### flow/design.v
`default_nettype none
module deserializer #(
    parameter ADDRW   = 24,
    parameter OPCODEW = 2
) (
    input  wire               clk,
    input  wire               rst_n,
    input  wire               spi_clk,
    input  wire               mosi,
    input  wire               cs_n,
    input  wire               aes_ready_in,
    input  wire               sha_ready_in,
    output reg                valid, 
    output reg  [OPCODEW-1:0] opcode,     
    output reg  [ADDRW-1:0]   key_addr,
    output reg  [ADDRW-1:0]   text_addr,
    output reg  [ADDRW-1:0]   dest_addr,
    output reg                valid_out
);
    localparam integer SHIFT_W = 1 + OPCODEW + (3 * ADDRW);
    localparam integer CW = $clog2(SHIFT_W + 1);
    localparam [CW-1:0] CNT_FULL = CW'(SHIFT_W) - 1;
    reg [1:0] r_clk;
    reg [1:0] r_cs_n;
    reg [1:0] r_mosi;    
    always @(posedge clk or negedge rst_n) begin
        if (!rst_n) begin        
            r_clk <= 2'b00;      
            r_cs_n <= 2'b11;     
            r_mosi <= 2'b00;
        end else begin
            r_clk <= {r_clk[0], spi_clk};
            r_cs_n <= {r_cs_n[0], cs_n};
            r_mosi <= {r_mosi[0], mosi};
        end
    end
    wire clk_posedge = (r_clk == 2'b01);   
    reg [CW-1:0] cnt;   
    reg [SHIFT_W-1:0] shift_reg;
    reg busy;   
    always @ (posedge clk or negedge rst_n) begin
        if (!rst_n) begin    
            cnt        <= {CW{1'b0}};
            shift_reg  <= {SHIFT_W{1'b0}};
            busy       <= 1'b0;
            valid      <= 1'b0;
            opcode     <= {OPCODEW{1'b0}};
            key_addr   <= {ADDRW{1'b0}};
            text_addr  <= {ADDRW{1'b0}};
            dest_addr  <= {ADDRW{1'b0}}; 
            valid_out  <= 1'b0;
        end else begin
            valid_out <= 1'b0;   
            if (~r_cs_n[1]) begin                      
                if (clk_posedge && !busy) begin
                    shift_reg <= {shift_reg[SHIFT_W-2:0], r_mosi[1]};
                    if (cnt == CNT_FULL) begin
                        busy <= 1'b1;                  
                        cnt  <= {CW{1'b0}};
                    end else begin
                        cnt <= cnt + 1'b1;             
                    end
                end
            end else begin
                if (!busy) begin
                    cnt       <= {CW{1'b0}};
                    shift_reg <= {SHIFT_W{1'b0}};
                end
            end
            if (shift_reg[3*ADDRW]) begin
                if (busy && sha_ready_in) begin
                    valid     <= shift_reg[SHIFT_W-1];
                    opcode    <= shift_reg[SHIFT_W-2 : 3*ADDRW];
                    key_addr  <= shift_reg[3*ADDRW-1 : 2*ADDRW]; 
                    text_addr <= shift_reg[2*ADDRW-1 : ADDRW];
                    dest_addr <= shift_reg[ADDRW-1 : 0];
                    valid_out <= 1'b1;   
                    busy      <= 1'b0;
                end
            end else begin
                if (busy && aes_ready_in) begin
                    valid     <= shift_reg[SHIFT_W-1];
                    opcode    <= shift_reg[SHIFT_W-2 : 3*ADDRW];
                    key_addr  <= shift_reg[3*ADDRW-1 : 2*ADDRW]; 
                    text_addr <= shift_reg[2*ADDRW-1 : ADDRW];
                    dest_addr <= shift_reg[ADDRW-1 : 0];
                    valid_out <= 1'b1;   
                    busy      <= 1'b0;
                end
            end
        end
    end
endmodule
module req_queue #(
    parameter ADDRW = 24,
    parameter OPCODEW = 2,
    parameter QDEPTH = 16
) (
    input wire clk,
    input wire rst_n,
    input wire valid_in,
    input wire ready_in_aes,
    input wire ready_in_sha,
    input wire [OPCODEW - 1:0] opcode,
    input wire [ADDRW - 1:0] key_addr,
    input wire [ADDRW - 1:0] text_addr,
    input wire [ADDRW - 1:0] dest_addr,
    output wire [3 * ADDRW + OPCODEW - 1:0] instr_aes,
    output wire valid_out_aes,
    output wire ready_out_aes,
    output wire [2 * ADDRW + OPCODEW - 1:0] instr_sha,
    output wire valid_out_sha,
    output wire ready_out_sha
);
    integer j, k;
    localparam integer SHA_INSTRW = 2 * ADDRW + OPCODEW;
    localparam integer AES_INSTRW = 3 * ADDRW + OPCODEW;
    localparam integer IDXW = (QDEPTH <= 1) ? 1 : $clog2(QDEPTH);
    localparam [IDXW - 1:0] LAST_IDX = IDXW'(QDEPTH - 1);
    reg [AES_INSTRW - 1:0] aesQueue [QDEPTH - 1:0];
    reg [IDXW - 1:0] aesReadIdx;
    reg [IDXW - 1:0] aesWriteIdx;
    reg aesFull;
    reg [SHA_INSTRW - 1:0] shaQueue [QDEPTH - 1:0];
    reg [IDXW - 1:0] shaReadIdx;
    reg [IDXW - 1:0] shaWriteIdx;
    reg shaFull;
    assign ready_out_aes = (aesReadIdx != aesWriteIdx || !aesFull) && rst_n;
    assign ready_out_sha = (shaReadIdx != shaWriteIdx || !shaFull) && rst_n;
    assign valid_out_aes = (aesReadIdx != aesWriteIdx || aesFull) && rst_n;
    assign valid_out_sha = (shaReadIdx != shaWriteIdx || shaFull) && rst_n;
    assign instr_aes = aesQueue[aesReadIdx];
    assign instr_sha = shaQueue[shaReadIdx];
    always @(posedge clk or negedge rst_n) begin 
        if (!rst_n) begin
            for (j = 0; j < QDEPTH; j = j + 1) aesQueue[j] <= {AES_INSTRW{1'b0}};
            aesReadIdx <= {IDXW{1'b0}};
            aesWriteIdx <= {IDXW{1'b0}};
            aesFull <= 0;
            for (k = 0; k < QDEPTH; k = k + 1) shaQueue[k] <= {SHA_INSTRW{1'b0}};
            shaReadIdx <= {IDXW{1'b0}};
            shaWriteIdx <= {IDXW{1'b0}};
            shaFull <= 0;
        end else begin
            if (valid_in) begin
                if (ready_out_aes) begin
                    if (opcode[0] == 0) begin
                        aesQueue[aesWriteIdx] <= {opcode, key_addr, text_addr, dest_addr};
                        if (aesWriteIdx == LAST_IDX) begin
                            if (aesReadIdx == {IDXW{1'b0}}) aesFull <= 1;
                            aesWriteIdx <= {IDXW{1'b0}};
                        end else begin
                            if (aesReadIdx == aesWriteIdx + 1) aesFull <= 1;
                            aesWriteIdx <= aesWriteIdx + 1;
                        end
                    end
                end
                if (ready_out_sha) begin
                    if (opcode[0] == 1) begin
                        shaQueue[shaWriteIdx] <= {opcode, text_addr, dest_addr};
                        if (shaWriteIdx == LAST_IDX) begin
                            if (shaReadIdx == {IDXW{1'b0}}) shaFull <= 1;
                            shaWriteIdx <= {IDXW{1'b0}};
                        end else begin
                            if (shaReadIdx == shaWriteIdx + 1) shaFull <= 1;
                            shaWriteIdx <= shaWriteIdx + 1;
                        end
                    end
                end
            end
            if (ready_in_aes && valid_out_aes) begin
                if (aesReadIdx == LAST_IDX) 
                    aesReadIdx <= {IDXW{1'b0}};
                else 
                    aesReadIdx <= aesReadIdx + 1;
                aesFull <= 0;
            end
            if (ready_in_sha && valid_out_sha) begin
                if (shaReadIdx == LAST_IDX) 
                    shaReadIdx <= {IDXW{1'b0}};
                else 
                    shaReadIdx <= shaReadIdx + 1;
                shaFull <= 0;
            end
        end
    end
endmodule
`default_nettype none
module aes_fsm #(
    parameter ADDRW = 24,
    parameter ACCEL_ID = 2'b10
)(
    input  wire              clk,
    input  wire              rst_n,
    input  wire              req_valid,
    input  wire [3*ADDRW+1:0] req_data,
    output reg               ready_req_out,      
    input wire               compq_ready_in,
    output reg [ADDRW-1:0]   compq_data_out,     
    output reg               valid_compq_out,    
    output reg               arb_req,
    input  wire              arb_grant,
    input  wire [2:0]        ack_in,
    output reg [ADDRW+7:0]   data_out
);
    localparam MEM_ID = 2'b00;
    localparam READY        = 4'b0000;
    localparam RDKEY        = 4'b0001;
    localparam WAIT_RDKEY   = 4'b0010;
    localparam RDTEXT       = 4'b0011;
    localparam WAIT_RDTXT   = 4'b0100;
    localparam HASHOP       = 4'b0101;
    localparam WAIT_HASHOP  = 4'b0110;
    localparam MEMWR        = 4'b0111;
    localparam WAIT_MEMWR   = 4'b1000;
    localparam COMPLETE     = 4'b1001;
    reg [3:0] state, next_state;
    reg [3*ADDRW+1:0] r_req_data;
    always @(posedge clk or negedge rst_n) begin
        if (!rst_n)
            state <= READY;
        else
            state <= next_state;
    end
    always @(*) begin
        next_state = state;
        case (state)
            READY: begin
                if (req_valid) next_state = RDKEY;
            end
            RDKEY: begin
                if (arb_grant) next_state = WAIT_RDKEY;
            end
            WAIT_RDKEY: begin
                if (ack_in == {1'b1, MEM_ID}) next_state = RDTEXT;
            end
            RDTEXT: begin
                if (arb_grant) next_state = WAIT_RDTXT;
            end
            WAIT_RDTXT: begin
                if (ack_in == {1'b1, MEM_ID}) next_state = HASHOP;
            end
            HASHOP: begin
                if (arb_grant) next_state = WAIT_HASHOP;
            end
            WAIT_HASHOP: begin
                if (ack_in == {1'b1, ACCEL_ID}) next_state = MEMWR;
            end
            MEMWR: begin
                if (arb_grant) next_state = WAIT_MEMWR;
            end
            WAIT_MEMWR: begin
                if (ack_in == {1'b1, MEM_ID}) next_state = COMPLETE;
            end
            COMPLETE: begin
                if (compq_ready_in) next_state = READY;
            end
            default: next_state = READY;
        endcase
    end
    always @(*) begin
        arb_req = 1'b0;
        ready_req_out = 1'b0;
        valid_compq_out = 1'b0;
        data_out = 'b0;
        compq_data_out = 'b0;
        case (state) 
            READY: begin
                ready_req_out = 1'b1;
            end
            RDKEY: begin
                arb_req = 1'b1;
                data_out = {r_req_data[3*ADDRW-1:2*ADDRW], 2'b00, ACCEL_ID, MEM_ID, 2'b00};
            end
            WAIT_RDKEY: begin
                data_out = {r_req_data[3*ADDRW-1:2*ADDRW], 2'b00, ACCEL_ID, MEM_ID, 2'b00};
            end
            RDTEXT: begin
                arb_req = 1'b1;
                data_out = {r_req_data[2*ADDRW-1:ADDRW], 2'b00, ACCEL_ID, MEM_ID, 2'b01};
            end
            WAIT_RDTXT: begin
                data_out = {r_req_data[2*ADDRW-1:ADDRW], 2'b00, ACCEL_ID, MEM_ID, 2'b01};
            end
            HASHOP: begin
                arb_req = 1'b1;
                data_out = {24'b0, r_req_data[3*ADDRW+1], 1'b0, ACCEL_ID, 4'b0011};
            end
            WAIT_HASHOP: begin
                data_out = {24'b0, r_req_data[3*ADDRW+1], 1'b0, ACCEL_ID, 4'b0011};
            end
            MEMWR: begin
                arb_req = 1'b1;
                data_out = {r_req_data[ADDRW-1:0], 2'b00, MEM_ID, ACCEL_ID, 2'b10};
            end
            WAIT_MEMWR: begin
                data_out = {r_req_data[ADDRW-1:0], 2'b00, MEM_ID, ACCEL_ID, 2'b10};
            end
            COMPLETE: begin
                compq_data_out = {r_req_data[ADDRW-1:0]};
                valid_compq_out = 1'b1;
            end
            default: begin
            end
        endcase
    end
    always @(posedge clk or negedge rst_n) begin
        if (!rst_n) begin
            r_req_data <= '0;
        end else if (req_valid && state == READY) begin
            r_req_data <= req_data;
        end
    end
endmodule
`default_nettype none
module sha_fsm #(
    parameter ADDRW = 24,
    parameter ACCEL_ID = 2'b01
)(
    input  wire              clk,
    input  wire              rst_n,
    input  wire              req_valid,
    input  wire [2*ADDRW+1:0] req_data,
    output reg               ready_req_out,      
    input wire               compq_ready_in,
    output reg [ADDRW-1:0]   compq_data_out,     
    output reg               valid_compq_out,    
    output reg               arb_req,
    input  wire              arb_grant,
    input  wire [2:0]        ack_in,
    output reg [ADDRW+7:0]   data_out
);
    localparam MEM_ID = 2'b00;
    localparam READY        = 4'b0000;
    localparam RDTEXT       = 4'b0001;
    localparam WAIT_RDTXT   = 4'b0010;
    localparam HASHOP       = 4'b0011;
    localparam WAIT_HASHOP  = 4'b0100;
    localparam MEMWR        = 4'b0101;
    localparam WAIT_MEMWR   = 4'b0110;
    localparam COMPLETE     = 4'b0111;
    reg [3:0] state, next_state;
    reg [2*ADDRW+1:0] r_req_data;
    always @(posedge clk or negedge rst_n) begin
        if (!rst_n)
            state <= READY;
        else
            state <= next_state;
    end
    always @(*) begin
        next_state = state;
        case (state)
            READY: begin
                if (req_valid) next_state = RDTEXT;
            end
            RDTEXT: begin
                if (arb_grant) next_state = WAIT_RDTXT;
            end
            WAIT_RDTXT: begin
                if (ack_in == {1'b1, MEM_ID}) next_state = HASHOP;
            end
            HASHOP: begin
                if (arb_grant) next_state = WAIT_HASHOP;
            end
            WAIT_HASHOP: begin
                if (ack_in == {1'b1, ACCEL_ID}) next_state = MEMWR;
            end
            MEMWR: begin
                if (arb_grant) next_state = WAIT_MEMWR;
            end
            WAIT_MEMWR: begin
                if (ack_in == {1'b1, MEM_ID}) next_state = COMPLETE;
            end
            COMPLETE: begin
                if (compq_ready_in) next_state = READY;
            end
            default: next_state = READY;
        endcase
    end
    always @(*) begin
        arb_req = 1'b0;
        ready_req_out = 1'b0;
        valid_compq_out = 1'b0;
        data_out = 'b0;
        compq_data_out = 'b0;
        case (state) 
            READY: begin
                ready_req_out = 1'b1;
            end
            RDTEXT: begin
                arb_req = 1'b1;
                data_out = {r_req_data[2*ADDRW-1:ADDRW], 2'b00, ACCEL_ID, MEM_ID, 2'b01};
            end
            WAIT_RDTXT: begin
                data_out = {r_req_data[2*ADDRW-1:ADDRW], 2'b00, ACCEL_ID, MEM_ID, 2'b01};
            end
            HASHOP: begin
                arb_req = 1'b1;
                data_out = {24'b0, r_req_data[2*ADDRW+1], 1'b0, ACCEL_ID, 4'b0011};
            end
            WAIT_HASHOP: begin
                data_out = {24'b0, r_req_data[2*ADDRW+1], 1'b0, ACCEL_ID, 4'b0011};
            end
            MEMWR: begin
                arb_req = 1'b1;
                data_out = {r_req_data[ADDRW-1:0], 2'b00, MEM_ID, ACCEL_ID, 2'b10};
            end
            WAIT_MEMWR: begin
                data_out = {r_req_data[ADDRW-1:0], 2'b00, MEM_ID, ACCEL_ID, 2'b10};
            end
            COMPLETE: begin
                compq_data_out = {r_req_data[ADDRW-1:0]};
                valid_compq_out = 1'b1;
            end
            default: begin
            end
        endcase
    end
    always @(posedge clk or negedge rst_n) begin
        if (!rst_n) begin
            r_req_data <= '0;
        end else if (req_valid && state == READY) begin
            r_req_data <= req_data;
        end
    end
endmodule
`default_nettype none
module bus_arbiter #(
    parameter ADDRW = 24
    ) (
    input wire clk,
    input wire rst_n,
    input wire sha_req,
    input wire aes_req,
    input wire [ADDRW+7:0] sha_data_in,
    input wire [ADDRW+7:0] aes_data_in,
    input wire bus_ready,
    output reg [7:0] data_out,
    output reg valid_out, 
    output wire aes_grant,
    output wire sha_grant,
    output wire [1:0] curr_mode_top,
    output wire [1:0] counter_top
);
localparam AES = 2'b01;
localparam SHA = 2'b10;
reg last_serviced;  
reg [1:0] curr_mode;  
reg [1:0] counter;
assign curr_mode_top = curr_mode;
assign counter_top = counter;
always @(*) begin
    if (counter == 2'b00) begin
        if (curr_mode == AES) begin
            data_out = aes_data_in[7:0];
            valid_out = 1'b1;
        end else if (curr_mode == SHA) begin
            data_out = sha_data_in[7:0];
            valid_out = 1'b1;
        end else begin
            data_out = 8'b0;  
            valid_out = 1'b0;
        end
    end else if (counter == 2'b01) begin
        if (curr_mode == AES) begin
            data_out = aes_data_in[15:8];
            valid_out = 1'b1;
        end else if (curr_mode == SHA) begin
            data_out = sha_data_in[15:8];
            valid_out = 1'b1;
        end else begin
            data_out = 8'b0;  
            valid_out = 1'b0;
        end
    end else if (counter == 2'b10) begin
        if (curr_mode == AES) begin
            data_out = aes_data_in[23:16];
            valid_out = 1'b1;
        end else if (curr_mode == SHA) begin
            data_out = sha_data_in[23:16];
            valid_out = 1'b1;
        end else begin
            data_out = 8'b0;  
            valid_out = 1'b0;
        end
    end else begin
        if (curr_mode == AES) begin
            data_out = aes_data_in[31:24];
            valid_out = 1'b1;
        end else if (curr_mode == SHA) begin
            data_out = sha_data_in[31:24];
            valid_out = 1'b1;
        end else begin
            data_out = 8'b0;  
            valid_out = 1'b0;
        end
    end
end
always @(posedge clk or negedge rst_n) begin
    if (!rst_n) begin
        last_serviced <= 1'b0;
        curr_mode <= 2'b00;
        counter <= 2'b00;
    end else begin
        if (curr_mode != 2'b00) begin
            if (bus_ready) counter <= counter + 1;
        end else begin
            if (sha_req && aes_req) begin 
                curr_mode <= last_serviced ? 2'b10 : 2'b01;
            end else if (aes_req) begin 
                curr_mode <= 2'b01;
            end else if (sha_req) begin
                curr_mode <= 2'b10;
            end else begin
                curr_mode <= 2'b00;
                counter <= 2'b00;
            end
        end
        if (counter == 2'b11 && bus_ready) begin
            if (curr_mode == AES) curr_mode <= (sha_req) ? SHA : 2'b00;
            else if (curr_mode == SHA) curr_mode <= (aes_req) ? AES : 2'b00;
        end
        if (curr_mode == AES) last_serviced <= 1'b1;
        else if (curr_mode == SHA) last_serviced <= 1'b0;
    end
end
assign aes_grant = (curr_mode == AES);
assign sha_grant = (curr_mode == SHA);
endmodule
module comp_queue #(
    parameter ADDRW  = 24,
    parameter QDEPTH = 32
)(
    input  wire clk,
    input  wire rst_n,
    input  wire                 valid_in_aes,
    input  wire                 valid_in_sha,
    input  wire [ADDRW-1:0]     dest_addr_aes,
    input  wire [ADDRW-1:0]     dest_addr_sha,
    output reg                  ready_out_aes,
    output reg                  ready_out_sha,
    output reg [ADDRW-1:0]      data_out,
    output reg                  valid_out,
    input  wire                 ready_in
);
    reg [ADDRW-1:0] mem [0:QDEPTH-1];
    localparam integer IDXW = (QDEPTH <= 1) ? 1 : $clog2(QDEPTH);
    localparam integer COUNTW = (QDEPTH <= 1) ? 1 : $clog2(QDEPTH + 1);
    localparam [IDXW-1:0] LAST_IDX = IDXW'(QDEPTH - 1);
    localparam [COUNTW-1:0] COUNT_MAX = QDEPTH;
    function [IDXW-1:0] increment_ptr;
        input [IDXW-1:0] val;
        increment_ptr = (val == LAST_IDX) ? {IDXW{1'b0}} : val + 1'b1;
    endfunction
    reg [IDXW-1:0] head, tail;
    reg [COUNTW-1:0] count;
    wire full  = (count == COUNT_MAX);
    wire empty = (count == {COUNTW{1'b0}});  
    reg rr_select;
    wire both_valid = valid_in_aes && valid_in_sha;
    wire aes_sel = (both_valid && !rr_select) || (valid_in_aes && !valid_in_sha);
    wire sha_sel = (both_valid && rr_select)  || (valid_in_sha && !valid_in_aes);
    wire enq_valid = (aes_sel && valid_in_aes) || (sha_sel && valid_in_sha);
    wire [ADDRW-1:0] enq_data =
        aes_sel ? dest_addr_aes :
        sha_sel ? dest_addr_sha :
        {ADDRW{1'b0}};
    wire enq_ready = !full;
    always @(*) begin
        ready_out_aes = !full && aes_sel;
        ready_out_sha = !full && sha_sel;
    end
    wire do_enq = enq_valid && enq_ready;
    wire do_deq = valid_out && ready_in;
    always @(posedge clk or negedge rst_n) begin
        if (!rst_n) begin
            head <= {IDXW{1'b0}};
            tail <= {IDXW{1'b0}};
            count <= {COUNTW{1'b0}};
            rr_select <= 0;
            valid_out <= 0;
            data_out <= 0;
        end else begin
            if (do_enq) begin
                mem[tail] <= enq_data;
                tail <= increment_ptr(tail);
            end
            if (both_valid)
                rr_select <= ~rr_select;
            if (!empty && !valid_out) begin
                data_out <= mem[head];
                valid_out <= 1;
            end
            if (do_deq) begin
                head <= increment_ptr(head);
                valid_out <= 0;
            end
            if (do_enq && do_deq)
                count <= count;
            else if (do_enq)
                count <= count + 1;
            else if (do_deq)
                count <= count - 1;
        end
    end
endmodule
module serializer #(
    parameter ADDRW = 24
) (
    input wire clk,
    input wire rst_n,       
    input wire n_cs,         
    input wire spi_clk,
    input wire valid_in,
    input wire [ADDRW-1:0]      addr,
    output reg  miso,
    output wire ready_out,
    output reg  err           
);
    localparam integer SHIFT_W  = ADDRW + 1;  
    localparam integer CW = (SHIFT_W <= 1) ? 1 : $clog2(SHIFT_W + 1);
    localparam [CW-1:0] CNT_INIT = CW'(SHIFT_W - 1);
    reg [CW-1:0] cnt;                                
    reg [SHIFT_W-1:0] PISOreg;                       
    reg [1:0] clkstat;                               
    wire negedgeSPI = (clkstat == 2'b10);            
    reg [1:0] sync_n_cs;                        
    reg [1:0] hist;                             
    reg valid_ncs;                              
    reg idle;                                   
    assign ready_out = idle && ~valid_ncs && negedgeSPI;
    always @(posedge clk or negedge rst_n) begin 
        if (!rst_n) begin
            clkstat <=0;
        end else begin
            clkstat <= {clkstat[0], spi_clk};
        end
    end
    always @(posedge clk or negedge rst_n) begin
        if (!rst_n) begin
            sync_n_cs <= 2'b11;                      
        end else begin
            sync_n_cs <= {sync_n_cs[0], n_cs};       
        end
    end
    always@(posedge clk or negedge rst_n) begin 
        if (!rst_n) begin  
            hist            <= 2'b11;
            valid_ncs       <= 1'b1;                       
        end else begin
            if (negedgeSPI) begin
                hist <= {hist[0], sync_n_cs[1]};           
                if (hist[1] == hist[0]) begin
                    valid_ncs <= hist[1]; 
                end
            end
        end
    end
    always @(posedge clk or negedge rst_n) begin
        if (!rst_n) begin 
            idle        <= 1;
            cnt         <= CNT_INIT;
            PISOreg     <= 0;
            miso        <= 1'b0;
            err         <= 1'b0;
        end
        else if (~valid_ncs) begin
            if (valid_in && idle && negedgeSPI) begin
                PISOreg     <= {1'b1 , addr};
                idle        <= 0;
                cnt         <= CNT_INIT;
                miso        <= 1'b1;
            end else if (negedgeSPI && !idle) begin
                miso        <= PISOreg[SHIFT_W-1];
                PISOreg     <= {PISOreg[SHIFT_W-2:0], 1'b0};
                if (cnt != 1) begin
                    cnt <= cnt - 1;
                end else begin 
                    idle <= 1;
                end
            end
        end else if (valid_ncs && !idle) begin  
            err         <= 1'b1;
            idle        <= 1;
            cnt         <= CNT_INIT;
            PISOreg     <= 0;
            miso        <= 1'b0;
        end else begin
            err <= 1'b0;
        end
    end
endmodule
`default_nettype none
module tt_um_control_top #(
  parameter ADDRW = 24,
  parameter OPCODEW = 2,
  parameter REQ_QDEPTH = 4,
  parameter COMP_QDEPTH = 4
  ) (
    input  wire       ena,       
    input  wire       clk,       
    input  wire       rst_n,     
    input  wire [7:0] ui_in, 
    output wire [7:0] uo_out, 
    input  wire [7:0] uio_in,     
    output wire [7:0] uio_out, 
    output wire [7:0] uio_oe      
);
  wire [7:0] in_bus = ui_in | uio_in;
  wire mosi = in_bus[0];
  wire spi_clk = in_bus[1];
  wire cs_n = in_bus[2];
  wire bus_ready = in_bus[3];
  wire [2:0] ack_in = in_bus[6:4];   
  wire miso;
  wire [7:0] data_bus_out;
  wire data_bus_valid;
  wire [7:0] out_bus;
  assign out_bus[0] = miso;
  assign out_bus[6:1] = data_bus_out[6:1];
  assign out_bus[7] = data_bus_valid;
  assign uio_out = out_bus;
  assign uo_out = out_bus;
  assign uio_oe = 8'b0 & {8{&{1'b0, ena, in_bus[7], data_bus_out[7], data_bus_out[0], 
                              valid, serializer_err, curr_mode_top, counter_top}}};
  localparam AES_INSTRW = 3*ADDRW + OPCODEW;
  localparam SHA_INSTRW = 2*ADDRW + OPCODEW;
  wire valid;
  wire [OPCODEW-1:0] opcode;
  wire [ADDRW-1:0] key_addr;
  wire [ADDRW-1:0] text_addr;
  wire [ADDRW-1:0] dest_addr;
  wire req_q_valid;
  deserializer #(.ADDRW(ADDRW), .OPCODEW(OPCODEW)) 
  deserializer_inst(.clk(clk), .rst_n(rst_n), .spi_clk(spi_clk), .mosi(mosi), .cs_n(cs_n), 
                    .aes_ready_in(aes_queue_ready), .sha_ready_in(sha_queue_ready), 
                    .valid(valid), .opcode(opcode), .key_addr(key_addr), .text_addr(text_addr), 
                    .dest_addr(dest_addr), .valid_out(req_q_valid));
  wire aes_fsm_ready, sha_fsm_ready;
  wire [AES_INSTRW-1:0] instr_aes;
  wire [SHA_INSTRW-1:0] instr_sha;
  wire valid_out_aes, valid_out_sha;
  wire aes_queue_ready, sha_queue_ready;
  req_queue #(.ADDRW(ADDRW), .OPCODEW(OPCODEW), .QDEPTH(REQ_QDEPTH)) 
  req_queue_inst(.clk(clk), .rst_n(rst_n), .valid_in(req_q_valid), .ready_in_aes(aes_fsm_ready), 
                 .ready_in_sha(sha_fsm_ready), .opcode(opcode), .key_addr(key_addr), .text_addr(text_addr), 
                 .dest_addr(dest_addr), .instr_aes(instr_aes), .valid_out_aes(valid_out_aes), 
                 .ready_out_aes(aes_queue_ready), .instr_sha(instr_sha), .valid_out_sha(valid_out_sha), 
                 .ready_out_sha(sha_queue_ready));
  wire compq_ready_aes, compq_ready_sha;
  wire [ADDRW-1:0] compq_aes_data, compq_sha_data;
  wire compq_aes_valid, compq_sha_valid;
  aes_fsm #(.ADDRW(ADDRW)) aes_fsm_inst (.clk(clk), .rst_n(rst_n), .req_valid(valid_out_aes), 
                                         .req_data(instr_aes), .ready_req_out(aes_fsm_ready), 
                                         .compq_ready_in(compq_ready_aes), .compq_data_out(compq_aes_data), 
                                         .valid_compq_out(compq_aes_valid), .arb_req(aes_arb_req), 
                                         .arb_grant(aes_arb_grant), .ack_in(ack_in), .data_out(aes_fsm_data));
  sha_fsm #(.ADDRW(ADDRW)) sha_fsm_inst (.clk(clk), .rst_n(rst_n), .req_valid(valid_out_sha), .req_data(instr_sha), 
                                         .ready_req_out(sha_fsm_ready), .compq_ready_in(compq_ready_sha), 
                                         .compq_data_out(compq_sha_data), .valid_compq_out(compq_sha_valid), 
                                         .arb_req(sha_arb_req), .arb_grant(sha_arb_grant), .ack_in(ack_in), 
                                         .data_out(sha_fsm_data));
  wire aes_arb_req, sha_arb_req;
  wire [ADDRW+7:0] aes_fsm_data, sha_fsm_data;
  wire aes_arb_grant, sha_arb_grant;
  wire [1:0] curr_mode_top;
  wire [1:0] counter_top;
  bus_arbiter #(.ADDRW(ADDRW)) 
  bus_arbiter_inst (.clk(clk), .rst_n(rst_n), .sha_req(sha_arb_req), .aes_req(aes_arb_req), .sha_data_in(sha_fsm_data), 
                    .aes_data_in(aes_fsm_data), .bus_ready(bus_ready), .data_out(data_bus_out), .valid_out(data_bus_valid), 
                    .aes_grant(aes_arb_grant), .sha_grant(sha_arb_grant), .curr_mode_top(curr_mode_top), .counter_top(counter_top));
  wire [ADDRW-1:0] compq_data;
  wire compq_valid_out;
  wire compq_ready_in;
  comp_queue #(.ADDRW(ADDRW), .QDEPTH(COMP_QDEPTH)) 
  comp_queue_inst (.clk(clk), .rst_n(rst_n), .valid_in_aes(compq_aes_valid), .valid_in_sha(compq_sha_valid), 
                   .dest_addr_aes(compq_aes_data), .dest_addr_sha(compq_sha_data), .ready_out_aes(compq_ready_aes), 
                   .ready_out_sha(compq_ready_sha), .data_out(compq_data), .valid_out(compq_valid_out), .ready_in(compq_ready_in));
  wire serializer_err;
  serializer #(.ADDRW(ADDRW)) 
  serializer_inst(.clk(clk), .rst_n(rst_n), .n_cs(cs_n), .spi_clk(spi_clk), .valid_in(compq_valid_out), .addr(compq_data), 
                  .miso(miso), .ready_out(compq_ready_in), .err(serializer_err));
endmodule
### flow/run.sh
#!/bin/bash
# the make line also repeats each setting of config.mk as NAME=value (left out here)
make -C /OpenROAD-flow-scripts/flow DESIGN_CONFIG=/design/flow/config.mk WORK_HOME=/design/flow/orfs CLKGATE_MAP_FILE= finish
### flow/config.mk
export PLATFORM = sky130hd
export DESIGN_NAME = tt_um_control_top
export DESIGN_NICKNAME = tt_um_control_top
export VERILOG_FILES = /design/flow/design.v
export SDC_FILE = /design/flow/constraint.sdc
export NUM_CORES = 4
export LEC_CHECK = 0
export ABC_AREA = 1
export CAP_MARGIN = 20
export CORE_MARGIN = 2
export CORE_UTILIZATION = 72
export CTS_CLUSTER_DIAMETER = 225
export CTS_CLUSTER_SIZE = 10
export PLACE_DENSITY_LB_ADDON = 0.01
export SETUP_SLACK_MARGIN = 0.99
export SLEW_MARGIN = 20
export TNS_END_PERCENT = 5
### flow/constraint.sdc
create_clock -name core_clock -period 3.31 [get_ports {clk}]
set_input_delay 0.6620 -clock core_clock [delete_from_list [all_inputs] [get_ports {clk}]]
set_output_delay 0.6620 -clock core_clock [all_outputs]
set_load 0.01 [all_outputs]
==> results of run 1 <==
-- repair_timing --
action	4_1_cts	5_1_grt
pin swaps	25	21
cloned	2	0
hold endpoints to repair	6	0
hold buffers	1	0
endpoints found under the setup margin	119	221
setup buffers	19	2
gates resized	108	36
-- layer usage --
layer	vias to the layer above	track usage (%)	routed length [um]
met5	-	0	0
met4	0	15.9	4060
met3	255	6.30	8410
met2	1495	60.7	47800
met1	14825	52.8	40200
li1	13815	-	-
-- metrics by stage --
step | power, mW | std cells | setup WS (ns)
after CTS | 31.3 | 4964 | 0.448
after global placement | 21.2 | 4810 | 0.382
after global routing | 33.2 | 4966 | 0.271
after detailed placement | 21.5 | 4810 | 0.338
after floorplan | 18.6 | 4333 | 0.978
final | 31.7 | 4966 | 0.362
-- layout make-up --
class                      count  area (um2)  area share [%]
clock inverter                 4        71.3           0.172
inverter                     438        1650            4.00
tap                          680         851            2.06
clock buffer                 128        2540            6.15
multi-input combinational   2722       12900            31.1
sequential                   856       21900            53.0
timing repair inverter         1        5.00          0.0121
timing repair buffer         137        1440            3.49
==> impl_metrics.yaml, run 1 <==
# implementation run metrics
outcome:
  status: "finished clean"
critical_path:
  crit-reg2reg-capture: "req_queue_inst.shaQueue[1][25]"
  reg2reg_depth: 7
  cp_cell_sequence: "ha_4 -> buf_8 -> nand2_4 -> o21ai_2 -> nor2_2 -> buf_4 -> nand2_2 -> inv_2 -> nand2_2 -> nand2_4 -> buf_6"
  rrSetupSlack_ns: 0.79
  r2r-start: "req_queue_inst.shaReadIdx[0]"
  crit_type: "flip-flop to primary output"
  startpoint: "bus_arbiter_inst.curr_mode[0]"
  startpoint_type: "flip-flop"
  endpoint_kind: "primary output"
  worstPathArrival_ns: 2.29
  critPathMaxStageDelay_ns: 0.43
  endpoint: "uio_out[3]"
  critPathBufInv: 4
  cp.depth: 11
  cp_top_family: "simple AND/OR/NAND/NOR gates"
  slowest_stage: "dfrtp_1"
  critPathRequiredTime_ns: 2.65
  crit_fanout: 4
power:
  comb_power_share_pct: 28.7
  maxPowerGroup: "sequential cells"
  switching_share_pct: 34.5
  seqPwrFrac_pct: 41.9
  p_int_mw: 20.8
  clkPwrFrac_pct: 29.4
  p_per_area_nw_per_um2: 767
  p_switching_mw: 10.9
  leakage_nw: 19.9
  pg_comb_mw: 9.09
  seq_power_mw: 13.3
  p_clk_mw: 9.33
  ir_worst_vdd_uv: 605
final_timing:
  holdWs_ns: 0.130
  drv_slew: 0
  skew_ns: 0.0261
  max_freq_mhz: 339
  period_used_pct: 89.1
  min_period_ns: 2.95
  setup_viol: 0
  max_slew.worst_pin.slew_ns: 0.969
  setup_tns_ns: 0
  slew_headroom_pct: 35.4
  rsz0062_at_grt: "true"
  final_hold_viol_count: 0
job:
  drv_cap: 0
  tool_warnings: 63
cts:
  clkLatencyLatePin_ns: 0.65
  clk_path_buf_depth: 3
  cts_tree: "done"
  cts.sinks: 856
  h-tree-depth: 3
  cts_inserted_buffers: 95
  clockRootBuffer: "clkbuf_16"
  clk_pin_slew_ns: 0.06
synth:
  ys_sh_simple_pct: 16.4
  common_cells: "nand2_1 (1266), dfrtp_1 (750), o21ai_0 (687), inv_1 (435), o22ai_1 (208)"
  largest_area_cell: "dfrtp_1"
  ys_sh_adder_pct: 1.22
  ys_sh_aoi_pct: 15.5
  synthFlopType: "dfrtp_1"
  ys_sh_mux_pct: 0
  yosysSeqAreaShare_pct: 58.4
  ys_ff: 856
  ys_types: 37
  top_logic_kind: "simple AND/OR/NAND/NOR gates"
  yosys-stat-area_um2: 37500
  syn_area_um2: 37500
  postSynthAreaPerCell_um2: 8.67
  ys_warn_count: 10
  top_cell: "nand2_1"
  topCellsByArea: "dfrtp_1 (50%), nand2_1 (13%), o21ai_0 (9.2%), edfxtp_1 (7.7%), inv_1 (4.4%)"
  edf_count: 96
  xor_share_pct: 0.234
  async_flop_share_pct: 88.8
  top_area_share_pct: 50.1
  ys_cells: 4326
  synthCells: 4326
detailed_routing:
  drtPass1Iterations: 6
  wl_um: 100000
  drc_errors: 0
  avgViaCountPerCell: 6.12
  vias: 30390
  drt-wirelength-per-cell_um: 20.2
  antenna_cells: 0
  antenna_left: 0
  drt-initial-drc-count: 3509
placement:
  gp_congestion: 0.925
  io_buffers: 31
  dpl.hpwl_um: 60900
  dpl_cell_area_um2: 38200
floorplan:
  dieArea_um2: 53900
  die_x_um: 232
  die_h_um: 232
  fp_util_pct: 72.9
  core_area_um2: 51400
  num_rows: 83
  ios: 43
final_layout:
  syn2layout_area_growth_pct: 10.3
  fin_nets: 4306
  fin_area_um2: 41400
  num-fill-cells: 3333
  finish.utilization_pct: 80.5
global_routing:
  grt_usage_pct: 38.1
  antenna_found_initial: 0
  grt_pass1_wl_um: 160000
  grt-ovfl-total: 0
  grt_max_degree: 172
  grt_pass1_vias: 29881
min_path:
  min_path_type: "primary input to async pin"
==> run 2, diff against run 1 <==
Settings changed: ABC_AREA 1 to not set, CORE_UTILIZATION 72 to 40, CTS_CLUSTER_DIAMETER 225 to not set, CTS_CLUSTER_SIZE 10 to not set, PLACE_DENSITY_LB_ADDON 0.01 to not set, SETUP_SLACK_MARGIN 0.99 to not set, TNS_END_PERCENT 5 to not set.
Clock period 3.31 ns to 5.45 ns, I/O delays scaled along.
==> run 2 against run 1 <==
Effect of this change: still clean; setup slack improved by 0.24 ns; worst hold slack better by 0.22 ns; synthesized cell count down 36%; sequential power is 46% lower; total power down 48%; critical path depth down 3; register-to-register slack improved by 1.7 ns; via count fell by 25%; combinational power shrank 62%; count of clock-buffer cells in the layout down 4; sequential share of layout area rose by 2.0 points.
==> impl_metrics.yaml, run 2 <==
# implementation run metrics
final_timing:
  max_freq_mhz: 206
  skew_ns: 0.0266
  slew_headroom_pct: 27.4
  rsz0062_at_grt: "false"
  drv_slew: 0
  min_period_ns: 4.85
  final_hold_viol_count: 0
  period_used_pct: 88.9
  max_slew.worst_pin.slew_ns: 1.09
  setup_viol: 0
  setup_tns_ns: 0
synth:
  top_cell: "dfrtp_1"
  postSynthAreaPerCell_um2: 12.9
  ys_sh_adder_pct: 1.28
  top_area_share_pct: 52.3
  ys_types: 63
  async_flop_share_pct: 88.8
  edf_count: 96
  ys_sh_aoi_pct: 12.2
  ys_warn_count: 10
  xor_share_pct: 0.366
  yosysSeqAreaShare_pct: 61.1
  largest_area_cell: "dfrtp_1"
  ys_ff: 856
  syn_area_um2: 35900
  synthCells: 2784
  ys_sh_simple_pct: 5.76
  yosys-stat-area_um2: 35900
  common_cells: "dfrtp_1 (750), mux2_2 (293), nand2_1 (236), mux2_1 (184), o21ai_0 (180)"
  topCellsByArea: "dfrtp_1 (52%), mux2_2 (9.2%), edfxtp_1 (8.0%), mux2_1 (5.8%), a222oi_1 (3.9%)"
  ys_sh_mux_pct: 15.7
  top_logic_kind: "multiplexers"
  ys_cells: 2784
  synthFlopType: "dfrtp_1"
final_layout:
  finish.utilization_pct: 45.0
  fin_nets: 2787
  syn2layout_area_growth_pct: 11.2
  num-fill-cells: 7969
power:
  maxPowerGroup: "sequential cells"
  clkPwrFrac_pct: 35.8
  leakage_nw: 18.5
  p_switching_mw: 5.34
  comb_power_share_pct: 20.8
  pg_comb_mw: 3.44
  seq_power_mw: 7.16
  seqPwrFrac_pct: 43.4
  p_int_mw: 11.2
  switching_share_pct: 32.3
  p_clk_mw: 5.91
  p_per_area_nw_per_um2: 414
  ir_worst_vdd_uv: 270
cts:
  clkLatencyLatePin_ns: 0.65
  postCtsResizedCells: 0
  cts.sinks: 856
  clk_path_buf_depth: 3
  hold_buffers: 0
  clk_pin_slew_ns: 0.06
  cts_inserted_buffers: 89
  h-tree-depth: 3
  post-cts-setup-buffers: 0
  cts_tree: "done"
  clockRootBuffer: "clkbuf_16"
critical_path:
  crit_type: "flip-flop to primary output"
  r2r-start: "req_queue_inst.shaReadIdx[0]"
  critPathBufInv: 3
  crit-reg2reg-capture: "req_queue_inst.shaQueue[3][1]"
  cp.depth: 8
  rrSetupSlack_ns: 2.44
  slowest_stage: "ha_1"
  endpoint_kind: "primary output"
  worstPathArrival_ns: 3.76
  reg2reg_depth: 6
  crit_fanout: 24
  cp_top_family: "buffers and inverters"
  cp_cell_sequence: "inv_1 -> ha_1 -> inv_1 -> a21o_1 -> o211ai_1 -> o211ai_1 -> a32o_1 -> clkdlybuf4s50_1"
  endpoint: "uio_out[3]"
  critPathRequiredTime_ns: 4.36
  startpoint: "bus_arbiter_inst.curr_mode[1]"
  startpoint_type: "flip-flop"
  critPathMaxStageDelay_ns: 0.74
global_routing:
  grt_usage_pct: 19.5
  grt_max_degree: 186
  grt_pass1_vias: 23144
  antenna_found_initial: 0
  grt_pass1_wl_um: 139000
  grt-ovfl-total: 0
floorplan:
  core_area_um2: 88600
  ios: 43
  fp_util_pct: 40.4
  dieArea_um2: 92000
  die_x_um: 303
  die_h_um: 303
  num_rows: 109
placement:
  dpl.hpwl_um: 52600
  gp_congestion: 0.867
  io_buffers: 31
detailed_routing:
  drc_errors: 0
  wl_um: 88900
  drt-wirelength-per-cell_um: 22.4
  antenna_cells: 0
  drtPass1Iterations: 6
  avgViaCountPerCell: 5.73
  vias: 22731
  antenna_left: 0
  drt-initial-drc-count: 2262
min_path:
  min_path_type: "flip-flop to flip-flop"
  worstHoldPathCells: 0
  min_from: "deserializer_inst.r_mosi[0]"
  holdPathEnd: "deserializer_inst.r_mosi[1]"
job:
  drv_cap: 0
  tool_warnings: 62
outcome:
  status: "finished clean"
==> run 2: routing by layer <==
| layer | global-route usage (%) | part of all wire (%) | vias to the layer above |
|---|---|---|---|
| met3 | 2.82 | 5.0 | 146 |
| met4 | 5.36 | 2.3 | 0 |
| met1 | 27.4 | 45 | 11866 |
| met5 | 0 | 0 | - |
| li1 | - | - | 10086 |
| met2 | 31.6 | 47 | 633 |
==> run 2: metrics by stage <==
| step | hold WS [ns] | setup slack [ns] | cells | cell area, um2 | total power [mW] |
|---|---|---|---|---|---|
| global placement | 0.336 | 1.39 | 3803 | 37000 | 10.6 |
| detailed placement | 0.336 | 1.33 | 3804 | 37000 | 10.7 |
| floorplan | 0.331 | 2.42 | 2791 | 35900 | 9.38 |
| global route | 0.352 | 0.401 | 3966 | 39900 | 17.3 |
| finish | 0.347 | 0.602 | 3966 | 39900 | 16.5 |
| CTS | 0.350 | 0.626 | 3964 | 39800 | 16.6 |
==> run 2: area by class of cell <==
type	count	area, um2	area share [%]
Tap cell	1165	1460	3.65
Inverter	39	146	0.367
Timing Repair Buffer	72	767	1.92
Sequential cell	856	21900	54.9
Multi-Input combinational cell	1674	12800	32.0
Clock inverter	36	314	0.787
Clock buffer	124	2530	6.34
==> run 3, diff against run 2 <==
Settings changed: ABC_AREA set to 1, CORE_ASPECT_RATIO set to 0.51, CORE_UTILIZATION 40 to 70, CTS_CLUSTER_SIZE set to 15, PLACE_DENSITY set to 0.6, SETUP_SLACK_MARGIN set to 0.77.
Clock period 5.45 ns to 3.26 ns, I/O delays scaled along.
==> run 3 against run 2 <==
Effect of this change: design area increased by 4.6%; critical path depth increased by 3; cell count increased by 27%; utilization increased by 34 points; synthesized cell count increased by 55%; critical path type unchanged; critical endpoint is now uio_out[1].
==> impl_metrics.yaml, run 3 <==
# implementation run metrics
synth:
  ys_cells: 4326
  ys_sh_adder_pct: 1.22
  topCellsByArea: "dfrtp_1 (50%), nand2_1 (13%), o21ai_0 (9.2%), edfxtp_1 (7.7%), inv_1 (4.4%)"
  ys_sh_aoi_pct: 15.5
  ys_ff: 856
  syn_area_um2: 37500
  ys_sh_simple_pct: 16.4
  common_cells: "nand2_1 (1266), dfrtp_1 (750), o21ai_0 (687), inv_1 (435), o22ai_1 (208)"
  xor_share_pct: 0.234
  ys_warn_count: 10
  largest_area_cell: "dfrtp_1"
  edf_count: 96
  async_flop_share_pct: 88.8
  ys_types: 37
  postSynthAreaPerCell_um2: 8.67
  synthCells: 4326
  synthFlopType: "dfrtp_1"
  top_cell: "nand2_1"
  yosys-stat-area_um2: 37500
  top_logic_kind: "simple AND/OR/NAND/NOR gates"
  ys_sh_mux_pct: 0
  yosysSeqAreaShare_pct: 58.4
  top_area_share_pct: 50.1
detailed_routing:
  wl_um: 109000
  drt-wirelength-per-cell_um: 21.6
  vias: 30871
  drc_errors: 0
  antenna_cells: 0
  drt-initial-drc-count: 4639
  drtPass1Iterations: 6
  avgViaCountPerCell: 6.13
  antenna_left: 0
critical_path:
  critPathRequiredTime_ns: 2.61
  endpoint_kind: "primary output"
  crit_fanout: 4
  reg2reg_depth: 7
  r2r-start: "req_queue_inst.aesReadIdx[0]"
  worstPathArrival_ns: 2.31
  cp_cell_sequence: "nor2_1 -> buf_6 -> buf_4 -> nor2_1 -> nor2_2 -> nand2_1 -> nand3_1 -> nand3_2 -> nand2_4 -> nand2_4 -> buf_6"
  slowest_stage: "dfrtp_1"
  rrSetupSlack_ns: 0.79
  startpoint_type: "flip-flop"
  crit-reg2reg-capture: "aes_fsm_inst.r_req_data[57]"
  critPathBufInv: 3
  critPathMaxStageDelay_ns: 0.39
  startpoint: "aes_fsm_inst.state[3]"
  cp_top_family: "simple AND/OR/NAND/NOR gates"
  cp.depth: 11
  endpoint: "uio_out[1]"
  crit_type: "flip-flop to primary output"
global_routing:
  grt_pass1_wl_um: 168000
  antenna_found_initial: 1
  grt_pass1_vias: 28592
  grt_usage_pct: 39.5
  grt_max_degree: 181
  grt-ovfl-total: 0
final_timing:
  final_hold_viol_count: 0
  rsz0062_at_grt: "true"
  period_used_pct: 91.0
  drv_slew: 0
  holdWs_ns: 0.360
  max_freq_mhz: 337
  slew_headroom_pct: 31.4
  setup_viol: 0
  setup_ws_ns: 0.293
  max_slew.worst_pin.slew_ns: 1.03
  setup_tns_ns: 0
  min_period_ns: 2.97
  skew_ns: 0.0241
final_layout:
  instances_no_fill: 5035
  fin_nets: 4321
  syn2layout_area_growth_pct: 11.3
  finish.utilization_pct: 79.1
  fin_area_um2: 41700
floorplan:
  die_h_um: 169
  ios: 43
  fp_util_pct: 71.1
  core_area_um2: 52800
  num_rows: 60
  die_x_um: 328
  dieArea_um2: 55500
power:
  p_switching_mw: 11.9
  seqPwrFrac_pct: 41.2
  p_int_mw: 21.0
  p_per_area_nw_per_um2: 786
  seq_power_mw: 13.5
  ir_worst_vdd_uv: 670
  leakage_nw: 20.0
  p_clk_mw: 8.89
  comb_power_share_pct: 31.7
  power_mw: 32.8
  switching_share_pct: 36.1
  clkPwrFrac_pct: 27.1
  maxPowerGroup: "sequential cells"
  pg_comb_mw: 10.4
placement:
  placed_cells: 4865
  dpl.hpwl_um: 68000
  io_buffers: 31
  place_ws_ns: 0.287
  gp_congestion: 0.943
  dpl_cell_area_um2: 38500
min_path:
  holdPathEnd: "deserializer_inst.r_mosi[1]"
  min_path_type: "flip-flop to flip-flop"
  worstHoldPathCells: 0
  min_from: "deserializer_inst.r_mosi[0]"
cts:
  cts_tree: "done"
  cts_inserted_buffers: 74
  cts.sinks: 856
  clk_path_buf_depth: 3
  clockRootBuffer: "clkbuf_16"
  clk_pin_slew_ns: 0.07
  h-tree-depth: 3
  clkLatencyLatePin_ns: 0.62
job:
  drv_cap: 0
  tool_warnings: 64
outcome:
  status: "finished clean"
==> run 3: final cells by class <==
type | count | area, um2
clock buffer | 112 | 2240
clock inverter | 20 | 161
fill | 3541 | 11100
inverter | 438 | 1660
multi-input combinational | 2723 | 13000
sequential | 856 | 21900
tap | 713 | 892
timing repair buffer | 172 | 1830
timing repair inverter | 1 | 7.51
==> run 3: repair_timing <==
| action | in CTS | in global routing |
|---|---|---|
| hold endpoints to repair | 9 | 0 |
| buffers inserted | 19 | 14 |
| endpoints found under the setup margin | 23 | 24 |
| hold buffers | 1 | 0 |
| cloned | 2 | 2 |
| gates resized | 119 | 68 |
| pin swaps | 18 | 33 |
==> run 3: routing by layer <==
metal	track usage [%]	vias up	share of wire, %	wire (um)
li1	-	13880	-	-
met1	62.9	14837	43	46800
met2	52.4	1959	40	43700
met3	13.1	195	15	16000
met4	8.52	0	2.0	2230
met5	0	-	0	0
==> run 4, diff against run 3 <==
Settings changed: CORE_ASPECT_RATIO 0.51 to 0.9, CORE_UTILIZATION 70 to 72, CTS_CLUSTER_SIZE 15 to 78, HOLD_SLACK_MARGIN set to -0.1, PLACE_DENSITY 0.6 to 0.35, SETUP_SLACK_MARGIN 0.77 to 0.88, SLEW_MARGIN 20 to 40.
==> run 4 against run 3 <==
Effect of this change: the layout now fails its checks (negative hold slack); flip-flop count is the same; cell count shrank 0.46%; register-to-register slack gained 0.15 ns; sequential power is essentially flat; routed wire length shrank 7.4%; worst hold slack lost 0.40 ns; clock power grew about 10%; critical path depth grew 1; non-clock buffer count shrank 17; combinational power shrank 9%; total power shrank 0.22%; count of clock-buffer cells in the layout grew 14; critical path type unchanged; largest power group unchanged.
==> impl_metrics.yaml, run 4 <==
# implementation run metrics
job:
  drv_cap: 0
  tool_warnings: 68
power:
  clkPwrFrac_pct: 30.0
  comb_power_share_pct: 28.9
  maxPowerGroup: "sequential cells"
  pg_comb_mw: 9.47
  leakage_nw: 20.1
  p_clk_mw: 9.82
  ir_worst_vdd_uv: 585
  seqPwrFrac_pct: 41.1
  p_int_mw: 21.4
  switching_share_pct: 34.5
  p_switching_mw: 11.3
  seq_power_mw: 13.4
  p_per_area_nw_per_um2: 784
critical_path:
  startpoint: "bus_arbiter_inst.curr_mode[1]"
  endpoint_kind: "primary output"
  startpoint_type: "flip-flop"
  rrSetupSlack_ns: 0.94
  critPathMaxStageDelay_ns: 0.39
  reg2reg_depth: 8
  critPathBufInv: 5
  crit_fanout: 4
  worstPathArrival_ns: 2.23
  cp.depth: 12
  slowest_stage: "dfrtp_1"
  critPathRequiredTime_ns: 2.61
  r2r-start: "req_queue_inst.aesReadIdx[0]"
  crit_type: "flip-flop to primary output"
  cp_cell_sequence: "inv_2 -> ha_4 -> buf_6 -> nand2_2 -> o21ai_2 -> nor2_2 -> buf_4 -> nand2_1 -> inv_1 -> nand2_2 -> nand2_4 -> buf_6"
  crit-reg2reg-capture: "req_queue_inst.aesQueue[0][54]"
  endpoint: "uo_out[4]"
  cp_top_family: "buffers and inverters"
final_timing:
  setup_tns_ns: 0
  holdWs_ns: -0.0429
  min_period_ns: 2.88
  period_used_pct: 88.5
  rsz0062_at_grt: "true"
  final_hold_viol_count: 14
  slew_headroom_pct: 35.1
  drv_slew: 0
  skew_ns: 0.0258
  max_slew.worst_pin.slew_ns: 0.964
  setup_viol: 0
  max_freq_mhz: 347
cts:
  clk_pin_slew_ns: 0.06
  h-tree-depth: 3
  cts.sinks: 856
  clkLatencyLatePin_ns: 0.64
  hold_buffers: 0
  cts_tree: "done"
  clockRootBuffer: "clkbuf_16"
  clk_path_buf_depth: 3
  cts_inserted_buffers: 82
global_routing:
  grt_usage_pct: 38.2
  grt_max_degree: 160
  grt_pass1_wl_um: 160000
  grt_pass1_vias: 29761
  antenna_found_initial: 3
  grt-ovfl-total: 0
placement:
  io_buffers: 31
  dpl.hpwl_um: 61200
  gp_congestion: 0.918
floorplan:
  dieArea_um2: 53900
  fp_util_pct: 72.7
  num_rows: 79
  ios: 43
  die_h_um: 221
  die_x_um: 245
  core_area_um2: 51600
synth:
  largest_area_cell: "dfrtp_1"
  async_flop_share_pct: 88.8
  top_area_share_pct: 50.1
  top_logic_kind: "simple AND/OR/NAND/NOR gates"
  ys_cells: 4326
  synthFlopType: "dfrtp_1"
  ys_sh_adder_pct: 1.22
  ys_sh_mux_pct: 0
  topCellsByArea: "dfrtp_1 (50%), nand2_1 (13%), o21ai_0 (9.2%), edfxtp_1 (7.7%), inv_1 (4.4%)"
  ys_sh_simple_pct: 16.4
  yosys-stat-area_um2: 37500
  postSynthAreaPerCell_um2: 8.67
  common_cells: "nand2_1 (1266), dfrtp_1 (750), o21ai_0 (687), inv_1 (435), o22ai_1 (208)"
  ys_sh_aoi_pct: 15.5
  edf_count: 96
  ys_ff: 856
  top_cell: "nand2_1"
  yosysSeqAreaShare_pct: 58.4
  ys_warn_count: 10
  syn_area_um2: 37500
  ys_types: 37
  synthCells: 4326
  xor_share_pct: 0.234
final_layout:
  syn2layout_area_growth_pct: 11.4
  fin_nets: 4311
detailed_routing:
  vias: 30369
  drtPass1Iterations: 6
  wl_um: 101000
  drc_errors: 0
  antenna_left: 0
  drt-initial-drc-count: 2970
  drt-wirelength-per-cell_um: 20.1
  avgViaCountPerCell: 6.06
outcome:
  status: "finished with violations"
  so_faults: "negative hold slack"
min_path:
  min_path_type: "primary input to async pin"
==> run 4: final cells by class <==
| type | instances | area, um2 |
|---|---|---|
| Antenna cell | 1 | 2.50 |
| Clock buffer | 126 | 2490 |
| Clock inverter | 25 | 287 |
| Fill cell | 3361 | 9820 |
| Inverter | 438 | 1660 |
| Multi-Input combinational cell | 2723 | 12900 |
| Sequential cell | 856 | 21900 |
| Tap cell | 688 | 861 |
| Timing Repair Buffer | 155 | 1650 |
==> run 4: layer usage <==
layer	share of wire [%]	global-route usage, %	up-vias
met3	9.8	8.76	262
met5	0.031	0	-
met1	41	53.1	14754
li1	-	-	13879
met4	3.6	14.7	4
met2	46	59.5	1470
==> run 4: what timing repair did <==
action | 4_1_cts | 5_1_grt
gates cloned | 2 | 2
buffers inserted | 13 | 10
endpoints found under the setup margin | 20 | 192
hold endpoints to repair | 0 | 0
pin swaps | 14 | 17
resized | 116 | 51
==> run 4: through the flow <==
| step | worst slack [ns] | cell area [um2] | power [mW] | instances | utilization (%) |
|---|---|---|---|---|---|
| global route | 0.291 | 41800 | 34.3 | 5011 | 81.0 |
| global placement | 0.191 | 38400 | 21.7 | 4831 | 74.4 |
| CTS | 0.421 | 41400 | 32.2 | 4997 | 80.2 |
| finish | 0.375 | 41800 | 32.7 | 5012 | 81.0 |
| floorplan | 0.926 | 37500 | 18.9 | 4333 | - |
| detailed placement | 0.175 | 38400 | 22.0 | 4831 | 74.4 |
==> run 5, diff against run 4 <==
Settings changed: CORE_UTILIZATION 72 to 70, CTS_CLUSTER_SIZE 78 to 14, HOLD_SLACK_MARGIN -0.1 to not set, PLACE_DENSITY 0.35 to not set, PLACE_DENSITY_LB_ADDON set to 0.03, SETUP_SLACK_MARGIN 0.88 to 0.73, SLEW_MARGIN 40 to 20.
==> run 5 against run 4 <==
Effect of this change: now clean on timing, DRC and antenna; sequential power is essentially flat; synthesized area is the same; clock skew fell by 0.0095 ns; largest power group unchanged; via count up 0.13%; design area shrank 0.37%; critical path depth is 2 lower; flip-flop count did not move; routed wire length rose by 2.3%.
==> impl_metrics.yaml, run 5 <==
# implementation run metrics
outcome:
  status: "finished clean"
critical_path:
  worstPathArrival_ns: 2.21
  rrSetupSlack_ns: 0.85
  critical_path.most_common_cell: "buf_6"
  critPathRequiredTime_ns: 2.61
  startpoint_type: "flip-flop"
  endpoint_kind: "primary output"
  r2r-start: "req_queue_inst.shaReadIdx[0]"
  startpoint: "sha_fsm_inst.state[5]"
  cp_cell_sequence: "nor2_4 -> nand3_1 -> o21ai_2 -> nor2_2 -> buf_6 -> nand2_1 -> inv_1 -> nand2_2 -> nand2_4 -> buf_6"
  critPathBufInv: 3
  endpoint: "uio_out[1]"
  slowest_stage: "dfrtp_1"
  cp_top_family: "simple AND/OR/NAND/NOR gates"
  crit_fanout: 3
  critPathMaxStageDelay_ns: 0.45
  crit_type: "flip-flop to primary output"
  crit-reg2reg-capture: "deserializer_inst.text_addr[10]"
  cp.depth: 10
  reg2reg_depth: 6
detailed_routing:
  antenna_left: 0
  vias: 30407
  drt-initial-drc-count: 3323
  drtPass1Iterations: 6
  drt-wirelength-per-cell_um: 20.5
  wl_um: 103000
  avgViaCountPerCell: 6.06
  drc_errors: 0
job:
  tool_warnings: 65
  drv_cap: 0
power:
  maxPowerGroup: "sequential cells"
  pg_comb_mw: 9.41
  leakage_nw: 20.0
  p_clk_mw: 9.34
  p_int_mw: 21.0
  p_per_area_nw_per_um2: 774
  ir_worst_vdd_uv: 577
  comb_power_share_pct: 29.2
  clkPwrFrac_pct: 29.0
  seq_power_mw: 13.5
  p_switching_mw: 11.2
  switching_share_pct: 34.7
  seqPwrFrac_pct: 41.8
floorplan:
  die_h_um: 224
  dieArea_um2: 55400
  num_rows: 80
  die_x_um: 248
  ios: 43
  core_area_um2: 53000
  fp_util_pct: 70.8
synth:
  ys_warn_count: 10
  top_logic_kind: "simple AND/OR/NAND/NOR gates"
  xor_share_pct: 0.234
  postSynthAreaPerCell_um2: 8.67
  ys_ff: 856
  yosysSeqAreaShare_pct: 58.4
  topCellsByArea: "dfrtp_1 (50%), nand2_1 (13%), o21ai_0 (9.2%), edfxtp_1 (7.7%), inv_1 (4.4%)"
  top_area_share_pct: 50.1
  top_cell: "nand2_1"
  yosys-stat-area_um2: 37500
  ys_types: 37
  synthCells: 4326
  common_cells: "nand2_1 (1266), dfrtp_1 (750), o21ai_0 (687), inv_1 (435), o22ai_1 (208)"
  synthFlopType: "dfrtp_1"
  syn_area_um2: 37500
  largest_area_cell: "dfrtp_1"
  ys_sh_aoi_pct: 15.5
  edf_count: 96
  ys_sh_mux_pct: 0
  ys_sh_simple_pct: 16.4
  ys_cells: 4326
  ys_sh_adder_pct: 1.22
  async_flop_share_pct: 88.8
min_path:
  min_path_type: "flip-flop to flip-flop"
  min_from: "deserializer_inst.r_mosi[0]"
  worstHoldPathCells: 0
  holdPathEnd: "deserializer_inst.r_mosi[1]"
final_timing:
  slew_headroom_pct: 34.9
  rsz0062_at_grt: "true"
  skew_ns: 0.0162
  max_slew.worst_pin.slew_ns: 0.976
  period_used_pct: 87.9
  setup_viol: 0
  final_hold_viol_count: 0
  drv_slew: 0
  min_period_ns: 2.86
  max_freq_mhz: 349
  setup_tns_ns: 0
placement:
  gp_congestion: 0.907
  io_buffers: 31
  dpl_cell_area_um2: 38400
  dpl.hpwl_um: 62800
cts:
  clk_path_buf_depth: 3
  clkLatencyLatePin_ns: 0.64
  clockRootBuffer: "clkbuf_16"
  cts.sinks: 856
  cts_tree: "done"
  cts_inserted_buffers: 82
  h-tree-depth: 3
  clk_pin_slew_ns: 0.06
global_routing:
  antenna_found_initial: 2
  grt_max_degree: 167
  grt_pass1_vias: 29422
  grt-ovfl-total: 0
  grt_pass1_wl_um: 161000
  grt_usage_pct: 37.6
final_layout:
  fin_nets: 4316
  num-fill-cells: 3564
  fin_area_um2: 41600
  syn2layout_area_growth_pct: 11.0
## run 5: per-layer routing
metal | track usage [%] | routed length, um | share of wire (%)
met5 | 0 | 0 | 0
met4 | 16.8 | 4790 | 4.7
met3 | 7.42 | 9850 | 9.6
met2 | 58.8 | 47600 | 46
met1 | 51.8 | 40700 | 40
## run 5: area by class of cell
| cell class | instances | area, um2 | share of cell area (%) |
|---|---|---|---|
| diodes | 2 | 5.00 | 0.0120 |
| clock buffers | 123 | 2450 | 5.89 |
| clock inverters | 20 | 164 | 0.394 |
| inverters | 438 | 1650 | 3.97 |
| multi-input cells | 2724 | 12900 | 31.1 |
| flip-flops and latches | 856 | 21900 | 52.6 |
| well taps | 697 | 872 | 2.10 |
| repair buffers | 159 | 1630 | 3.92 |
## run 5: what timing repair did
| action | in CTS | in global routing |
|---|---|---|
| endpoints found under the setup margin | 103 | 77 |
| hold endpoints to repair | 10 | 0 |
| gates resized | 110 | 55 |
| gates cloned | 1 | 1 |
| buffers inserted | 17 | 12 |
| hold buffers | 1 | 0 |
| pin swaps | 18 | 19 |
## run 5: per-stage QoR
step / power, mW / std cells / hold WS, ns / util (%) / setup slack, ns
2_1_floorplan: 18.9 / 4333 / 0.331 / - / 0.836
3_3_place_gp: 21.8 / 4842 / 0.332 / 72.5 / 0.274
3_5_place_dp: 22.1 / 4842 / 0.336 / 72.5 / 0.230
4_1_cts: 31.7 / 5004 / 0.349 / 78.0 / 0.418
5_1_grt: 33.7 / 5017 / 0.355 / 78.6 / 0.322
6_report: 32.2 / 5019 / 0.347 / 78.6 / 0.396
==> run 6, diff against run 5 <==
Settings changed: CORE_ASPECT_RATIO 0.9 to 0.51, CORE_UTILIZATION 70 to 71, CTS_CLUSTER_DIAMETER set to 236, CTS_CLUSTER_SIZE 14 to not set, HOLD_SLACK_MARGIN set to -0.08, PLACE_DENSITY_LB_ADDON 0.03 to 0.3, SETUP_SLACK_MARGIN 0.73 to -0.27, TNS_END_PERCENT set to 5.
Clock period 3.26 ns to 4.34 ns, I/O delays scaled along.
==> run 6 against run 5 <==
Effect of this change: still clean on timing, DRC and antenna; first-iteration DRC count up 35%; cell count fell by 1.2%; critical path depth fell by 1; sequential power decreased by 25%; worst hold slack worse by 0.20 ns; critical endpoint is now uo_out[6]; largest power group unchanged.
==> impl_metrics.yaml, run 6 <==
# implementation run metrics
power:
  comb_power_share_pct: 28.7
  p_int_mw: 15.2
  p_per_area_nw_per_um2: 585
  seqPwrFrac_pct: 42.6
  p_switching_mw: 8.52
  p_clk_mw: 6.79
  power_mw: 23.7
  clkPwrFrac_pct: 28.7
  switching_share_pct: 36.0
  seq_power_mw: 10.1
  ir_worst_vdd_uv: 639
  pg_comb_mw: 6.80
  maxPowerGroup: "sequential cells"
  leakage_nw: 19.4
global_routing:
  grt_usage_pct: 39.9
  grt_pass1_vias: 29824
  grt_max_degree: 173
  antenna_found_initial: 2
  grt_pass1_wl_um: 169000
  grt-ovfl-total: 0
cts:
  clockRootBuffer: "clkbuf_16"
  cts.sinks: 856
  clk_pin_slew_ns: 0.07
  h-tree-depth: 3
  clk_path_buf_depth: 3
  cts_tree: "done"
  hold_buffers: 0
  cts_inserted_buffers: 73
  clkLatencyLatePin_ns: 0.63
  postCtsResizedCells: 0
  post-cts-setup-buffers: 0
final_timing:
  setup_tns_ns: 0
  max_freq_mhz: 244
  skew_ns: 0.0252
  min_period_ns: 4.10
  drv_slew: 0
  final_hold_viol_count: 0
  rsz0062_at_grt: "false"
  period_used_pct: 94.5
  max_slew.worst_pin.slew_ns: 1.14
  slew_headroom_pct: 23.9
  setup_viol: 0
  setup_ws_ns: 0.238
floorplan:
  die_x_um: 326
  die_h_um: 168
  ios: 43
  core_area_um2: 52400
  dieArea_um2: 54800
  num_rows: 60
  fp_util_pct: 71.6
synth:
  ys_types: 37
  postSynthAreaPerCell_um2: 8.67
  yosysSeqAreaShare_pct: 58.4
  synthFlopType: "dfrtp_1"
  ys_warn_count: 10
  synthCells: 4326
  ys_sh_simple_pct: 16.4
  yosys-stat-area_um2: 37500
  edf_count: 96
  topCellsByArea: "dfrtp_1 (50%), nand2_1 (13%), o21ai_0 (9.2%), edfxtp_1 (7.7%), inv_1 (4.4%)"
  ys_sh_mux_pct: 0
  xor_share_pct: 0.234
  ys_ff: 856
  common_cells: "nand2_1 (1266), dfrtp_1 (750), o21ai_0 (687), inv_1 (435), o22ai_1 (208)"
  largest_area_cell: "dfrtp_1"
  top_logic_kind: "simple AND/OR/NAND/NOR gates"
  async_flop_share_pct: 88.8
  ys_sh_aoi_pct: 15.5
  ys_cells: 4326
  syn_area_um2: 37500
  ys_sh_adder_pct: 1.22
  top_cell: "nand2_1"
  top_area_share_pct: 50.1
job:
  drv_cap: 0
  tool_warnings: 63
placement:
  place_ws_ns: 0.952
  placed_cells: 4822
  dpl.hpwl_um: 65500
  gp_congestion: 0.973
  dpl_cell_area_um2: 38000
  io_buffers: 31
critical_path:
  critPathRequiredTime_ns: 3.47
  r2r-start: "req_queue_inst.shaWriteIdx[1]"
  crit_fanout: 11
  reg2reg_depth: 9
  worstPathArrival_ns: 3.23
  cp_top_family: "simple AND/OR/NAND/NOR gates"
  startpoint: "bus_arbiter_inst.curr_mode[1]"
  critPathMaxStageDelay_ns: 0.62
  slowest_stage: "clkdlybuf4s50_1"
  crit_type: "flip-flop to primary output"
  endpoint: "uo_out[6]"
  critPathBufInv: 3
  cp.depth: 9
  cp_cell_sequence: "inv_1 -> ha_1 -> inv_1 -> nand3_1 -> o21ai_0 -> nor2_1 -> nand2_1 -> nor2_1 -> clkdlybuf4s50_1"
  crit-reg2reg-capture: "req_queue_inst.shaQueue[2][19]"
  endpoint_kind: "primary output"
  startpoint_type: "flip-flop"
  rrSetupSlack_ns: 1.34
final_layout:
  instances_no_fill: 4957
  num-fill-cells: 3528
  fin_area_um2: 40500
  fin_nets: 4240
  syn2layout_area_growth_pct: 7.96
detailed_routing:
  drt-wirelength-per-cell_um: 21.5
  drtPass1Iterations: 7
  wl_um: 107000
  drc_errors: 0
  avgViaCountPerCell: 6.24
  drt-initial-drc-count: 4499
  antenna_left: 0
  vias: 30937
min_path:
  min_path_type: "primary input to async pin"
outcome:
  status: "finished clean"
[run 6: per-layer routing]
layer  GRT usage, %  routed length (um)  vias up
li1               -                   -    13712
met1           60.5               43600    14791
met2           54.3               43400     2210
met3           15.5               17600      222
met4           9.90                2170        2
met5              0                  13        -
[run 6: area by class of cell]
| class | instances | area, um2 | share of cell area (%) |
|---|---|---|---|
| Multi-Input combinational cell | 2722 | 12600 | 31.2 |
| Antenna cell | 1 | 2.50 | 0.00618 |
| Tap cell | 713 | 892 | 2.20 |
| Timing Repair Buffer | 94 | 946 | 2.34 |
| Clock inverter | 28 | 360 | 0.890 |
| Clock buffer | 105 | 2080 | 5.13 |
| Inverter | 438 | 1650 | 4.07 |
| Sequential cell | 856 | 21900 | 54.1 |
[run 6: through the flow]
| step | util [%] | hold slack, ns |
|---|---|---|
| 6_report | 77.3 | 0.144 |
| 5_1_grt | 77.3 | 0.133 |
| 4_1_cts | 77.2 | 0.132 |
| 3_5_place_dp | 72.6 | 0.351 |
| 3_3_place_gp | 72.6 | 0.349 |
| 2_1_floorplan | - | 0.331 |
Power is estimated from default activity; no workload was simulated.
